==> branch nickel: inputs <==
==> flow/design.v <==
module ALU(
    clk,
    rst_n,
    valid,
    ready,
    mode,
    in_A,
    in_B,
    out
);
    input         clk, rst_n;
    input         valid;
    input  [1:0]  mode;  
    output        ready;
    input  [31:0] in_A, in_B;
    output [63:0] out;
    parameter IDLE = 3'd0;
    parameter MUL  = 3'd1;
    parameter DIV  = 3'd2;
    parameter AND = 3'd3;
    parameter OR = 3'd4;
    parameter OUT  = 3'd5;
    reg  [ 2:0] state, state_nxt;
    reg  [ 4:0] counter, counter_nxt;
    reg  [63:0] shreg, shreg_nxt;
    reg  [31:0] alu_in, alu_in_nxt;
    reg  [32:0] alu_out;
    reg         ready;
    assign out = shreg;
    always @(*) begin
        if(state==OUT) ready = 1;
        else ready = 0;
    end
    always @(*) begin
        case(state)
            IDLE: begin
                if(!valid)                state_nxt = IDLE;
                else if(valid && mode==0) state_nxt = MUL;
                else if(valid && mode==1) state_nxt = DIV;
                else if(valid && mode==2) state_nxt = AND;
                else                      state_nxt = OR;
            end
            MUL : state_nxt = (counter==31) ? OUT : MUL;
            DIV : state_nxt = (counter==31) ? OUT : DIV;
            AND : state_nxt = OUT;
            OR  : state_nxt = OUT;
            OUT : state_nxt = IDLE;
            default : state_nxt = IDLE;
        endcase
    end
    always @(*) begin
        if(state==MUL && counter<31) begin
            counter_nxt = counter + 1;
        end
        else if(state==DIV && counter<31) begin
            counter_nxt = counter + 1;
        end
        else begin
            counter_nxt = 0;
        end
    end
    always @(*) begin
        case(state)
            IDLE: begin
                if (valid) begin
                    alu_in_nxt = in_B;
                end
                else begin
                    alu_in_nxt = 0;
                end
            end
            OUT : begin
                alu_in_nxt = 0;
            end
            default: begin
                alu_in_nxt = alu_in;
            end
        endcase
    end
    always @(*) begin
        case(state)
            IDLE: alu_out = 0;
            MUL : begin
                if(shreg[0]==1)
                    alu_out = alu_in + shreg[63:32];
                else
                    alu_out = shreg[63:32];
            end
            DIV : begin
                if(shreg[62:31]>=alu_in) begin
                    alu_out = shreg[62:31] - alu_in;
                end
                else begin 
                    alu_out = shreg[62:31];
                end
            end
            AND : alu_out = shreg[31:0] & alu_in;
            OR  : alu_out = shreg[31:0] | alu_in;
            OUT : alu_out = 0;
            default : alu_out = 0;
        endcase
    end
    always @(*) begin
        case(state)
            IDLE: begin
                if (valid) begin
                    shreg_nxt[31:0] = in_A;
                    shreg_nxt[63:32] = 32'b0;
                end
                else begin
                    shreg_nxt[31:0] = 0;
                    shreg_nxt[63:32] = 32'b0;
                end
            end
            MUL : begin
                shreg_nxt = {alu_out, shreg[31:1]};
            end
            DIV : begin
                shreg_nxt = {alu_out[31:0], shreg[30:0], (shreg[62:31]>=alu_in)};
            end
            AND : shreg_nxt = {31'b0, alu_out};
            OR  : shreg_nxt = {31'b0, alu_out};
            OUT :  
            shreg_nxt = shreg;
            default :  
            shreg_nxt = shreg;
        endcase
    end
    always @(posedge clk or negedge rst_n) begin
        if (!rst_n) begin
            state <= IDLE;
            counter <= 0;
            shreg <= 0;
            alu_in <= 0;
        end
        else begin
            state <= state_nxt;
            counter <= counter_nxt;
            shreg <= shreg_nxt;
            alu_in <= alu_in_nxt;
        end
    end
endmodule
==> flow/run.sh <==
#!/bin/bash
# the make line also repeats each setting of config.mk as NAME=value (left out here)
make -C /OpenROAD-flow-scripts/flow DESIGN_CONFIG=/design/flow/config.mk WORK_HOME=/design/flow/orfs CLKGATE_MAP_FILE= finish
==> flow/config.mk <==
export PLATFORM = sky130hd
export DESIGN_NAME = ALU
export DESIGN_NICKNAME = ALU
export VERILOG_FILES = /design/flow/design.v
export SDC_FILE = /design/flow/constraint.sdc
export NUM_CORES = 4
export LEC_CHECK = 0
export CAP_MARGIN = 20
export CELL_PAD_IN_SITES_DETAIL_PLACEMENT = 0
export CELL_PAD_IN_SITES_GLOBAL_PLACEMENT = 0
export CORE_MARGIN = 2
export CORE_UTILIZATION = 70
export CTS_CLUSTER_DIAMETER = 42
export CTS_CLUSTER_SIZE = 35
export HOLD_SLACK_MARGIN = -0.09
export SETUP_SLACK_MARGIN = 0.47
export SLEW_MARGIN = 20
==> flow/constraint.sdc <==
create_clock -name core_clock -period 3.64 [get_ports {clk}]
set_input_delay 0.7280 -clock core_clock [delete_from_list [all_inputs] [get_ports {clk}]]
set_output_delay 0.7280 -clock core_clock [all_outputs]
set_load 0.01 [all_outputs]
==> inputs of branch indigo, as changes to branch nickel <==
- ABC_AREA: unset -> 1
- CELL_PAD_IN_SITES_DETAIL_PLACEMENT: 0 -> unset
- CELL_PAD_IN_SITES_GLOBAL_PLACEMENT: 0 -> unset
- CORE_ASPECT_RATIO: unset -> 0.5
- CORE_UTILIZATION: 70 -> 72
- CTS_CLUSTER_DIAMETER: 42 -> 394
- CTS_CLUSTER_SIZE: 35 -> 100
- HOLD_SLACK_MARGIN: -0.09 -> unset
- SETUP_SLACK_MARGIN: 0.47 -> unset
==> flow/constraint.sdc (replaced) <==
create_clock -name core_clock -period 3.48 [get_ports {clk}]
set_input_delay 0.6960 -clock core_clock [delete_from_list [all_inputs] [get_ports {clk}]]
set_output_delay 0.6960 -clock core_clock [all_outputs]
set_load 0.01 [all_outputs]
==> impl_metrics.ini <==
; physical design summary
[outcome]
status = did not finish
haltStage = global routing
stop_error = [ERROR GRT-0232] Routing congestion too high. Check the congestion heatmap in the GUI.

[yosys]
most_common_cell = o21ai_0
common_cells = 124 x o21ai_0, 122 x nand2_1, 106 x dfrtp_1
syn_nets = 1404
top_cells_by_area = dfrtp_1 27%, ha_1 8.3%, o21ai_0 6.2%
synth_area_per_cell_um2 = 7.85
synth_chip_area_mm2 = 0.00995
ys_seq_share_pct = 26.9
netlist_area_mm2 = 0.00995

[floorplanning]
chipHeight_um = 123
rows = 43
chipArea_mm2 = 0.0152

[placed_design]
place_hpwl_mm = 27.7

[global_route]
grt_usage_pct = 98.9
# the run above: branch nickel

==> impl_metrics.ini <==
; implementation run metrics
[floorplanning]
chipHeight_um = 92.8
rows = 32
chipArea_mm2 = 0.0169

[global_route]
grt_pass1_vias = 14100
grt_usage_pct = 55.8

[outcome]
status = finished clean

[yosys]
common_cells = 448 x nand2_1, 276 x inv_1, 218 x nand3_1
most_common_cell = nand2_1
synth_chip_area_mm2 = 0.0114
syn_nets = 1965

[placed_design]
place_hpwl_mm = 33.5
# the run above: branch indigo


==> run a <==
Starts from the design.v that is shown in full above.
make LEC_CHECK=0 CAP_MARGIN=20 CORE_MARGIN=2 CORE_UTILIZATION=67 CTS_CLUSTER_DIAMETER=32 HOLD_SLACK_MARGIN=0.3 SETUP_SLACK_MARGIN=-0.22 SLEW_MARGIN=20 finish   # period 2.92 ns
run.sh (not shown) runs the stock make flow with config.mk's settings and CLKGATE_MAP_FILE=.
==> run b (differences from run a) <==
Settings changed: CELL_PAD_IN_SITES_DETAIL_PLACEMENT set to 0, CELL_PAD_IN_SITES_GLOBAL_PLACEMENT set to 0, CORE_UTILIZATION 67 to 45, CTS_CLUSTER_DIAMETER 32 to unset, HOLD_SLACK_MARGIN 0.3 to unset, SETUP_SLACK_MARGIN -0.22 to 0.61.
==> flow/constraint.sdc (replaced) <==
create_clock -name core_clock -period 2.36 [get_ports {clk}]
set_input_delay 0.4720 -clock core_clock [delete_from_list [all_inputs] [get_ports {clk}]]
set_output_delay 0.4720 -clock core_clock [all_outputs]
set_load 0.01 [all_outputs]
==> run c (differences from run a) <==
Settings changed: CORE_UTILIZATION 67 to 65, HOLD_SLACK_MARGIN 0.3 to unset, SETUP_SLACK_MARGIN -0.22 to 0.59, TNS_END_PERCENT set to 5.
==> flow/constraint.sdc (replaced) <==
create_clock -name core_clock -period 3.48 [get_ports {clk}]
set_input_delay 0.6960 -clock core_clock [delete_from_list [all_inputs] [get_ports {clk}]]
set_output_delay 0.6960 -clock core_clock [all_outputs]
set_load 0.01 [all_outputs]
==> run d (differences from run a) <==
Settings changed: ABC_AREA set to 1, CORE_UTILIZATION 67 to 72, CTS_CLUSTER_DIAMETER 32 to 377, CTS_CLUSTER_SIZE set to 98, HOLD_SLACK_MARGIN 0.3 to unset, PLACE_DENSITY set to 0.39, SETUP_SLACK_MARGIN -0.22 to unset, TNS_END_PERCENT set to 10.
==> flow/constraint.sdc (replaced) <==
create_clock -name core_clock -period 6.13 [get_ports {clk}]
set_input_delay 1.2260 -clock core_clock [delete_from_list [all_inputs] [get_ports {clk}]]
set_output_delay 1.2260 -clock core_clock [all_outputs]
set_load 0.01 [all_outputs]
==> summary of the runs <==
- Run b completed, yet does not pass: negative setup slack. Run c finished with negative setup slack left. Run a aborted during 5_1_grt with GRT-0232. Run d produced a clean layout.
- In synthesized cell count, run a and run c do not differ.
- Of run c and run d, run d has the higher final cell count (gap about 20%, measured against run d).
- Critical path depth: run d is higher than run c (1).
- The lowest die area belongs to run a, the highest to run b.
- Sequential power: run d < run c < run b.
- Register-to-register slack, lowest first: run b, run c, run d.
- Between run c and run b, the lower worst setup slack is in run b (gap 0.62 ns).
- Flip-flop count is the same in run d and run b.
- First-iteration DRC count: run b < run d < run c.

==> build 20: inputs <==
RTL: the design.v shown in full above, as it stands there.
clock: 5.05 ns
lec_check: 0
abc_area: 1
cap_margin: 20
core_margin: 2
core_utilization: 72
cts_cluster_diameter: 377
cts_cluster_size: 98
place_density: 0.39
setup_slack_margin: -0.34
slew_margin: 20
tns_end_percent: 10
==> build 26 (differences from build 20) <==
- ABC_AREA: 1 -> default
- CORE_UTILIZATION: 72 -> 67
- CTS_CLUSTER_DIAMETER: 377 -> 28
- CTS_CLUSTER_SIZE: 98 -> 26
- PLACE_DENSITY: 0.39 -> default
- SETUP_SLACK_MARGIN: -0.34 -> 0.48
- TNS_END_PERCENT: 10 -> default
==> flow/constraint.sdc (replaced) <==
create_clock -name core_clock -period 3.37 [get_ports {clk}]
set_input_delay 0.6740 -clock core_clock [delete_from_list [all_inputs] [get_ports {clk}]]
set_output_delay 0.6740 -clock core_clock [all_outputs]
set_load 0.01 [all_outputs]
==> impl_metrics.yaml <==
# implementation run metrics
final_timing:
  slew_headroom: 0.353
status:
  status: "no timing/DRC/antenna violations"
setup_path:
  ff2ff_path_depth: 13
global_routing:
  grt_first_pass_wirelength_um: 67900
the above is filed under build 20

==> impl_metrics.yaml <==
# generated from flow reports
status:
  error: "[ERROR DPL-0038] Utilization greater than 100%, impossible to legalize"
  status: "aborted with a tool error"
  lastStage: "global routing"
yosys:
  ys_seq_frac: 0.269
placed_design:
  dp_slack_ps: -44.6
the above is filed under build 26

Power figures rest on the tool's default switching activity, not on a simulated workload.
